==> tundra: inputs <==
==> flow/design.v <==
`timescale 1ns / 1ps
module Rx (
    input  logic        clk_fpga,   
    input  logic        reset,      
    input  logic        RxD,       
    output logic [7:0]  RxData,
    output logic        data_valid      
);
    parameter int clk_freq    = 100_000_000;
    parameter int baud_rate   = 115200;
    parameter int div_sample  = 4;    
    parameter int div_counter = clk_freq / (baud_rate * div_sample);
    parameter int mid_sample  = div_sample / 2;
    parameter int div_bit     = 10;   
    typedef enum logic {IDLE=0, RECEIVING=1} state_t;
    state_t state, nextstate;
    logic [3:0]  bit_counter;         
    logic [1:0]  sample_counter;      
    logic [13:0] baudrate_counter;    
    logic [9:0]  rxshift_reg;         
    logic shift;
    logic clear_bitcounter, inc_bitcounter;
    logic clear_samplecounter, inc_samplecounter;
    assign RxData = rxshift_reg[8:1];    
    always_ff @(posedge clk_fpga or posedge reset) begin
        if (reset) begin
            state            <= IDLE;
            bit_counter      <= '0;
            sample_counter   <= '0;
            baudrate_counter <= '0;
            rxshift_reg      <= '0;
            data_valid       <= 1'b0;
        end else begin
            data_valid <= 1'b0;     
            baudrate_counter <= baudrate_counter + 1;
            if (baudrate_counter >= div_counter - 1) begin
                baudrate_counter <= 0;
                state <= nextstate;
                if (shift)
                    rxshift_reg <= {RxD, rxshift_reg[9:1]};
                if (clear_samplecounter)
                    sample_counter <= 0;
                else if (inc_samplecounter)
                    sample_counter <= sample_counter + 1;
                if (clear_bitcounter)
                    bit_counter <= 0;
                else if (inc_bitcounter)
                    bit_counter <= bit_counter + 1;
                if (state == RECEIVING &&
                    bit_counter == div_bit - 1 &&
                    sample_counter == div_sample - 1) begin
                    data_valid <= 1'b1;
                end
            end
        end
    end
    always_comb begin
        shift               = 1'b0;
        clear_samplecounter = 1'b0;
        inc_samplecounter   = 1'b0;
        clear_bitcounter    = 1'b0;
        inc_bitcounter      = 1'b0;
        nextstate           = state;
        case (state)
            IDLE: begin
                if (!RxD) begin
                    nextstate           = RECEIVING;
                    clear_bitcounter    = 1'b1;
                    clear_samplecounter = 1'b1;
                end
            end
            RECEIVING: begin
                nextstate = RECEIVING;
                if (sample_counter == mid_sample - 1)
                    shift = 1'b1;
                if (sample_counter == div_sample - 1) begin
                    inc_bitcounter     = 1'b1;
                    clear_samplecounter= 1'b1;
                    if (bit_counter == div_bit - 1)
                        nextstate = IDLE;
                end else begin
                    inc_samplecounter = 1'b1;
                end
            end
            default: nextstate = IDLE;
        endcase
    end
endmodule
module Tx #(
    parameter integer CLOCK_FREQ = 100_000_000,
    parameter integer BAUD_RATE  = 115200
) (
    input  logic        clk,
    input  logic        reset,
    input  logic        ready,       
    input  logic [7:0]  tx_data,
    output logic        TxD,
    output logic        tdre         
);
    localparam integer CYCLES_PER_BIT = (CLOCK_FREQ + BAUD_RATE - 1) / BAUD_RATE;  
    localparam integer BAUD_MAX       = (CYCLES_PER_BIT > 0) ? (CYCLES_PER_BIT - 1) : 0;
    localparam integer BAUD_CNT_WIDTH = $clog2(BAUD_MAX + 1);
    typedef enum logic [1:0] {
        S_MARK,    
        S_START,   
        S_DATA,    
        S_STOP     
    } state_t;
    state_t state, next_state;
    logic [7:0] txbuff;
    logic [2:0] bit_count;
    logic [BAUD_CNT_WIDTH-1:0] baud_count;
    logic ready_sync;
    always_ff @(posedge clk or posedge reset) begin
        if (reset)
            ready_sync <= 1'b0;
        else
            ready_sync <= ready;
    end
    always_ff @(posedge clk or posedge reset) begin
        if (reset)
            state <= S_MARK;
        else
            state <= next_state;
    end
    always_comb begin
        next_state = state;
        case (state)
            S_MARK: begin
                if (ready_sync && tdre)
                    next_state = S_START;
            end
            S_START: begin
                if (baud_count == BAUD_MAX)
                    next_state = S_DATA;
            end
            S_DATA: begin
                if ((baud_count == BAUD_MAX) && (bit_count == 3'd7))
                    next_state = S_STOP;
            end
            S_STOP: begin
                if (baud_count == BAUD_MAX)
                    next_state = S_MARK;
            end
            default: next_state = S_MARK;
        endcase
    end
    always_ff @(posedge clk or posedge reset) begin
        if (reset) begin
            TxD        <= 1'b1;
            tdre       <= 1'b1;
            baud_count <= '0;
            bit_count  <= '0;
            txbuff     <= '0;
        end else begin
            case (state)
                S_MARK: begin
                    TxD        <= 1'b1;
                    baud_count <= '0;
                    bit_count  <= '0;
                    if (ready_sync && tdre) begin
                        txbuff <= tx_data;   
                        tdre   <= 1'b0;      
                    end else begin
                        tdre   <= 1'b1;      
                    end
                end
                S_START: begin
                    TxD <= 1'b0;  
                    if (baud_count == BAUD_MAX) begin
                        baud_count <= '0;
                    end else begin
                        baud_count <= baud_count + 1;
                    end
                end
                S_DATA: begin
                    TxD <= txbuff[0];  
                    if (baud_count == BAUD_MAX) begin
                        baud_count <= '0;
                        txbuff    <= {1'b0, txbuff[7:1]};
                        bit_count <= bit_count + 1;
                    end else begin
                        baud_count <= baud_count + 1;
                    end
                end
                S_STOP: begin
                    TxD <= 1'b1;  
                    if (baud_count == BAUD_MAX) begin
                        baud_count <= '0;
                        tdre       <= 1'b1;  
                    end else begin
                        baud_count <= baud_count + 1;
                    end
                end
                default: begin
                    TxD        <= 1'b1;
                    tdre       <= 1'b1;
                    baud_count <= '0;
                    bit_count  <= '0;
                end
            endcase
        end
    end
endmodule
`timescale 1ns / 1ps
module command_parser (
    input  logic clk,
    input  logic reset,
    input  logic [7:0] rx_byte,
    input  logic       rx_valid,
    input  logic       cmd_ack,
    output logic       cmd_ready,
    output logic       seq_sel,    
    output logic [7:0] n_value
);
    typedef enum logic [2:0] {
        S_WAIT_LETTER,
        S_WAIT_COMMA,
        S_WAIT_NUM1,
        S_WAIT_LF,
        S_DONE
    } pstate_t;
    pstate_t state;
    logic [7:0] tens;
    logic       got_two_digits;
    assign cmd_ready = (state == S_DONE);
    always_ff @(posedge clk or posedge reset) begin
        if (reset) begin
            state          <= S_WAIT_LETTER;
            seq_sel        <= 1'b0;
            n_value        <= 8'd0;
            tens           <= 8'd0;
            got_two_digits <= 1'b0;
        end else begin
            if (cmd_ack && state == S_DONE) begin
                state <= S_WAIT_LETTER;
            end else if (rx_valid) begin
                unique case (state)
                    S_WAIT_LETTER: begin
                        if (rx_byte == "P") begin
                            seq_sel <= 1'b0;
                            state   <= S_WAIT_COMMA;
                        end else if (rx_byte == "M") begin
                            seq_sel <= 1'b1;
                            state   <= S_WAIT_COMMA;
                        end else begin
                            state <= S_WAIT_LETTER;  
                        end
                    end
                    S_WAIT_COMMA: begin
                        if (rx_byte == ",")
                            state <= S_WAIT_NUM1;
                        else
                            state <= S_WAIT_LETTER;  
                    end
                    S_WAIT_NUM1: begin
                        if (rx_byte >= "0" && rx_byte <= "9") begin
                            tens           <= rx_byte - "0";
                            got_two_digits <= 1'b0;
                            state          <= S_WAIT_LF;
                        end else begin
                            state <= S_WAIT_LETTER;
                        end
                    end
                    S_WAIT_LF: begin
                        if (rx_byte >= "0" && rx_byte <= "9") begin
                            n_value        <= (tens * 10) + (rx_byte - "0");
                            got_two_digits <= 1'b1;
                        end else if (rx_byte == "\n" || rx_byte == 8'h0D) begin
                            if (!got_two_digits)
                                n_value <= tens;
                            state <= S_DONE;
                        end
                    end
                    S_DONE: begin
                        state <= S_DONE;
                    end
                    default: state <= S_WAIT_LETTER;
                endcase
            end
        end
    end
endmodule
`timescale 1ns / 1ps
module padovan_unit (
    input  logic        clk,
    input  logic        reset,
    input  logic        start,
    input  logic [7:0]  n,
    output logic [31:0] result,
    output logic        done
);
    typedef enum logic [1:0] {IDLE, INIT, LOOP, FINISH} state_t;
    state_t state;
    logic [31:0] p0, p1, p2;
    logic [7:0]  i;
    always_ff @(posedge clk or posedge reset) begin
        if (reset) begin
            state  <= IDLE;
            result <= 32'd0;
            done   <= 1'b0;
        end else begin
            done <= 1'b0;
            case (state)
                IDLE: begin
                    if (start)
                        state <= INIT;
                end
                INIT: begin
                    p0 <= 32'd1;
                    p1 <= 32'd1;
                    p2 <= 32'd1;
                    i  <= 8'd3;
                    if (n == 0 || n == 1 || n == 2) begin
                        result <= 32'd1;
                        state  <= FINISH;
                    end else begin
                        state <= LOOP;
                    end
                end
                LOOP: begin
                    if (i <= n) begin
                        logic [31:0] new_p;
                        new_p = p0 + p1;
                        p0 <= p1;
                        p1 <= p2;
                        p2 <= new_p;
                        i  <= i + 1;
                        if (i == n) begin
                            result <= new_p;
                            state  <= FINISH;
                        end
                    end
                end
                FINISH: begin
                    done  <= 1'b1;
                    state <= IDLE;
                end
            endcase
        end
    end
endmodule
`timescale 1ns / 1ps
module moser_unit (
    input  logic        clk,
    input  logic        reset,
    input  logic        start,
    input  logic [7:0]  n,
    output logic [31:0] result,
    output logic        done
);
    typedef enum logic [1:0] {IDLE, RUN, FINISH} state_t;
    state_t state;
    logic [7:0]  n_work;
    logic [31:0] acc;
    logic [2:0]  pos;
    always_ff @(posedge clk or posedge reset) begin
        if (reset) begin
            state  <= IDLE;
            result <= 32'd0;
            done   <= 1'b0;
        end else begin
            done <= 1'b0;
            case (state)
                IDLE: begin
                    if (start) begin
                        if (n == 0) begin
                            result <= 32'd0;
                            state  <= FINISH;
                        end else begin
                            n_work <= n;
                            acc    <= 32'd0;
                            pos    <= 3'd0;
                            state  <= RUN;
                        end
                    end
                end
                RUN: begin
                    if (n_work != 0) begin
                        acc    <= acc | ({31'd0, n_work[0]} << {pos, 1'b0});
                        pos    <= pos + 3'd1;
                        n_work <= n_work >> 1;
                    end else begin
                        result <= acc;
                        state  <= FINISH;
                    end
                end
                FINISH: begin
                    done  <= 1'b1;
                    state <= IDLE;
                end
            endcase
        end
    end
endmodule
`timescale 1ns / 1ps
module top_cmd_uart #(
    parameter integer CLOCK_FREQ = 100_000_000,
    parameter integer BAUD_RATE  = 115200
)(
    input  logic       clk,
    input  logic       reset,
    input  logic       RxD,
    output logic       TxD,
    output logic [7:0] led
);
    logic [7:0] rx_byte;
    logic       rx_valid;
    Rx #(
        .clk_freq  (CLOCK_FREQ),
        .baud_rate (BAUD_RATE)
    ) u_rx (
        .clk_fpga   (clk),
        .reset      (reset),
        .RxD        (RxD),
        .RxData     (rx_byte),
        .data_valid (rx_valid)
    );
    logic [7:0] tx_data;
    logic       tx_start;
    logic       tx_free;
    Tx #(
        .CLOCK_FREQ (CLOCK_FREQ),
        .BAUD_RATE  (BAUD_RATE)
    ) u_tx (
        .clk    (clk),
        .reset  (reset),
        .ready  (tx_start),
        .tx_data(tx_data),
        .TxD    (TxD),
        .tdre   (tx_free)
    );
    logic       cmd_ready;
    logic       seq_sel;      
    logic [7:0] n_value;
    logic       cmd_ack;
    command_parser u_parser (
        .clk      (clk),
        .reset    (reset),
        .rx_byte  (rx_byte),
        .rx_valid (rx_valid),
        .cmd_ack  (cmd_ack),
        .cmd_ready(cmd_ready),
        .seq_sel  (seq_sel),
        .n_value  (n_value)
    );
    logic        pad_start, pad_done;
    logic [31:0] pad_res;
    padovan_unit u_pad (
        .clk    (clk),
        .reset  (reset),
        .start  (pad_start),
        .n      (n_value),
        .result (pad_res),
        .done   (pad_done)
    );
    logic        mos_start, mos_done;
    logic [31:0] mos_res;
    moser_unit u_mos (
        .clk    (clk),
        .reset  (reset),
        .start  (mos_start),
        .n      (n_value),
        .result (mos_res),
        .done   (mos_done)
    );
    typedef enum logic [2:0] {
        S_WAIT_CMD,
        S_START_CALC,
        S_WAIT_CALC,
        S_SEND_B0,
        S_SEND_B1,
        S_SEND_B2,
        S_SEND_B3
    } main_state_t;
    main_state_t state;
    logic [31:0] result_reg;
    logic        tx_wait;    
    assign cmd_ack = (state == S_START_CALC);
    assign pad_start = (state == S_START_CALC) && (cmd_ready) && (seq_sel == 1'b0);
    assign mos_start = (state == S_START_CALC) && (cmd_ready) && (seq_sel == 1'b1);
    assign led = rx_byte;
    always_ff @(posedge clk or posedge reset) begin
        if (reset) begin
            state    <= S_WAIT_CMD;
            tx_data  <= 8'd0;
            tx_start <= 1'b0;
            result_reg <= 32'd0;
            tx_wait  <= 1'b0;
        end else begin
            tx_start <= 1'b0;  
            if (tx_wait && !tx_free)
                tx_wait <= 1'b0;
            case (state)
                S_WAIT_CMD: begin
                    if (cmd_ready) begin
                        state <= S_START_CALC;
                    end
                end
                S_START_CALC: begin
                    state <= S_WAIT_CALC;
                end
                S_WAIT_CALC: begin
                    if (!seq_sel && pad_done) begin
                        result_reg <= pad_res;
                        state      <= S_SEND_B0;
                    end else if (seq_sel && mos_done) begin
                        result_reg <= mos_res;
                        state      <= S_SEND_B0;
                    end
                end
                S_SEND_B0: begin
                    if (tx_free && !tx_wait) begin
                        tx_data  <= result_reg[31:24];
                        tx_start <= 1'b1;
                        tx_wait  <= 1'b1;
                        state    <= S_SEND_B1;
                    end
                end
                S_SEND_B1: begin
                    if (tx_free && !tx_wait) begin
                        tx_data  <= result_reg[23:16];
                        tx_start <= 1'b1;
                        tx_wait  <= 1'b1;
                        state    <= S_SEND_B2;
                    end
                end
                S_SEND_B2: begin
                    if (tx_free && !tx_wait) begin
                        tx_data  <= result_reg[15:8];
                        tx_start <= 1'b1;
                        tx_wait  <= 1'b1;
                        state    <= S_SEND_B3;
                    end
                end
                S_SEND_B3: begin
                    if (tx_free && !tx_wait) begin
                        tx_data  <= result_reg[7:0];
                        tx_start <= 1'b1;
                        tx_wait  <= 1'b1;
                        state    <= S_WAIT_CMD;  
                    end
                end
                default: state <= S_WAIT_CMD;
            endcase
        end
    end
endmodule
==> flow/run.sh <==
#!/bin/bash
# the make line also repeats each setting of config.mk as NAME=value (left out here)
make -C /OpenROAD-flow-scripts/flow DESIGN_CONFIG=/design/flow/config.mk WORK_HOME=/design/flow/orfs CLKGATE_MAP_FILE= finish
==> flow/config.mk <==
export PLATFORM = sky130hd
export DESIGN_NAME = top_cmd_uart
export DESIGN_NICKNAME = top_cmd_uart
export VERILOG_FILES = /design/flow/design.v
export SDC_FILE = /design/flow/constraint.sdc
export NUM_CORES = 4
export LEC_CHECK = 0
export ABC_AREA = 1
export CAP_MARGIN = 5
export CELL_PAD_IN_SITES_DETAIL_PLACEMENT = 1
export CORE_MARGIN = 9
export CORE_UTILIZATION = 33
export GPL_ROUTABILITY_DRIVEN = 1
export GPL_TIMING_DRIVEN = 0
export MAX_ROUTING_LAYER = met5
export PLACE_DENSITY_LB_ADDON = 0.15
export SETUP_SLACK_MARGIN = 1.01
export SLEW_MARGIN = 20
==> flow/constraint.sdc <==
create_clock -name core_clock -period 4.55 [get_ports {clk}]
set_input_delay 0.9100 -clock core_clock [delete_from_list [all_inputs] [get_ports {clk}]]
set_output_delay 0.9100 -clock core_clock [all_outputs]
set_load 0.01 [all_outputs]
==> sierra (differences from tundra) <==
- CAP_MARGIN: 5 -> 20
- CELL_PAD_IN_SITES_DETAIL_PLACEMENT: 1 -> default
- CORE_MARGIN: 9 -> 2
- CORE_UTILIZATION: 33 -> 72
- CTS_CLUSTER_SIZE: default -> 10
- GPL_ROUTABILITY_DRIVEN: 1 -> default
- GPL_TIMING_DRIVEN: 0 -> default
- MAX_ROUTING_LAYER: met5 -> default
- PLACE_DENSITY_LB_ADDON: 0.15 -> default
- SETUP_SLACK_MARGIN: 1.01 -> default
==> flow/constraint.sdc (replaced) <==
create_clock -name core_clock -period 2.25 [get_ports {clk}]
set_input_delay 0.4500 -clock core_clock [delete_from_list [all_inputs] [get_ports {clk}]]
set_output_delay 0.4500 -clock core_clock [all_outputs]
set_load 0.01 [all_outputs]
==> results <==
tundra went through all stages and came out clean. sierra completed and failed the layout checks on setup timing. Against sierra, the final cell count of tundra is higher by about 16%. Against sierra, the first-iteration DRC count of tundra is smaller by 46%. Setup slack: tundra is better than sierra (2.0 ns). Between sierra and tundra, the lower register-to-register slack is in sierra (gap 2.0 ns). Against sierra, the non-clock buffer count of tundra is higher by 14. Area after synthesis is the same in tundra and sierra. Of sierra and tundra, sierra has the higher via count (gap 2.4%, measured against tundra). In tundra the die size is higher than in sierra, by 140%.
==> figures <==
| item | sierra | tundra |
|---|---|---|
| Status | failed layout checks | timing/DRC/antenna clean |
| Layout check failures | setup timing | - |
| R2R Setup Slk | -0.33 ns | 1.65 ns |
| Met1 WL | 14.8 mm | 19.1 mm |
| Count of clock-net buffers in the final layout | 62 | 57 |
| Wire length per cell after detailed routing | 15.9 um | 15.6 um |
| Flip-flop and latch power | 6.04 mW | 2.99 mW |
| Iter 0 DRT Violations | 1062 | 577 |
| Combinational fraction of the cell area | 34.7% | 32.9% |
| Worst IR drop on VDD | 0.775 mV | 0.242 mV |
| Worst slack, placed | -0.393 ns | 1.64 ns |
| Die area | 22900 um^2 | 55400 um^2 |
| Total leakage power | 8.79 nW | 8.86 nW |
| Net count reported at finish | 1973 | 1989 |
| Global routing met3 resource utilization | 4.46% | 2.06% |
| Power share of the clock group | 42.6% | 44.9% |
| Power density over the cells | 713 nW/um^2 | 358 nW/um^2 |
| CP peak stage delay | 0.59 ns | 0.43 ns |
| Register share of total power | 48.4% | 46.7% |
Power is estimated from default activity; no workload was simulated.
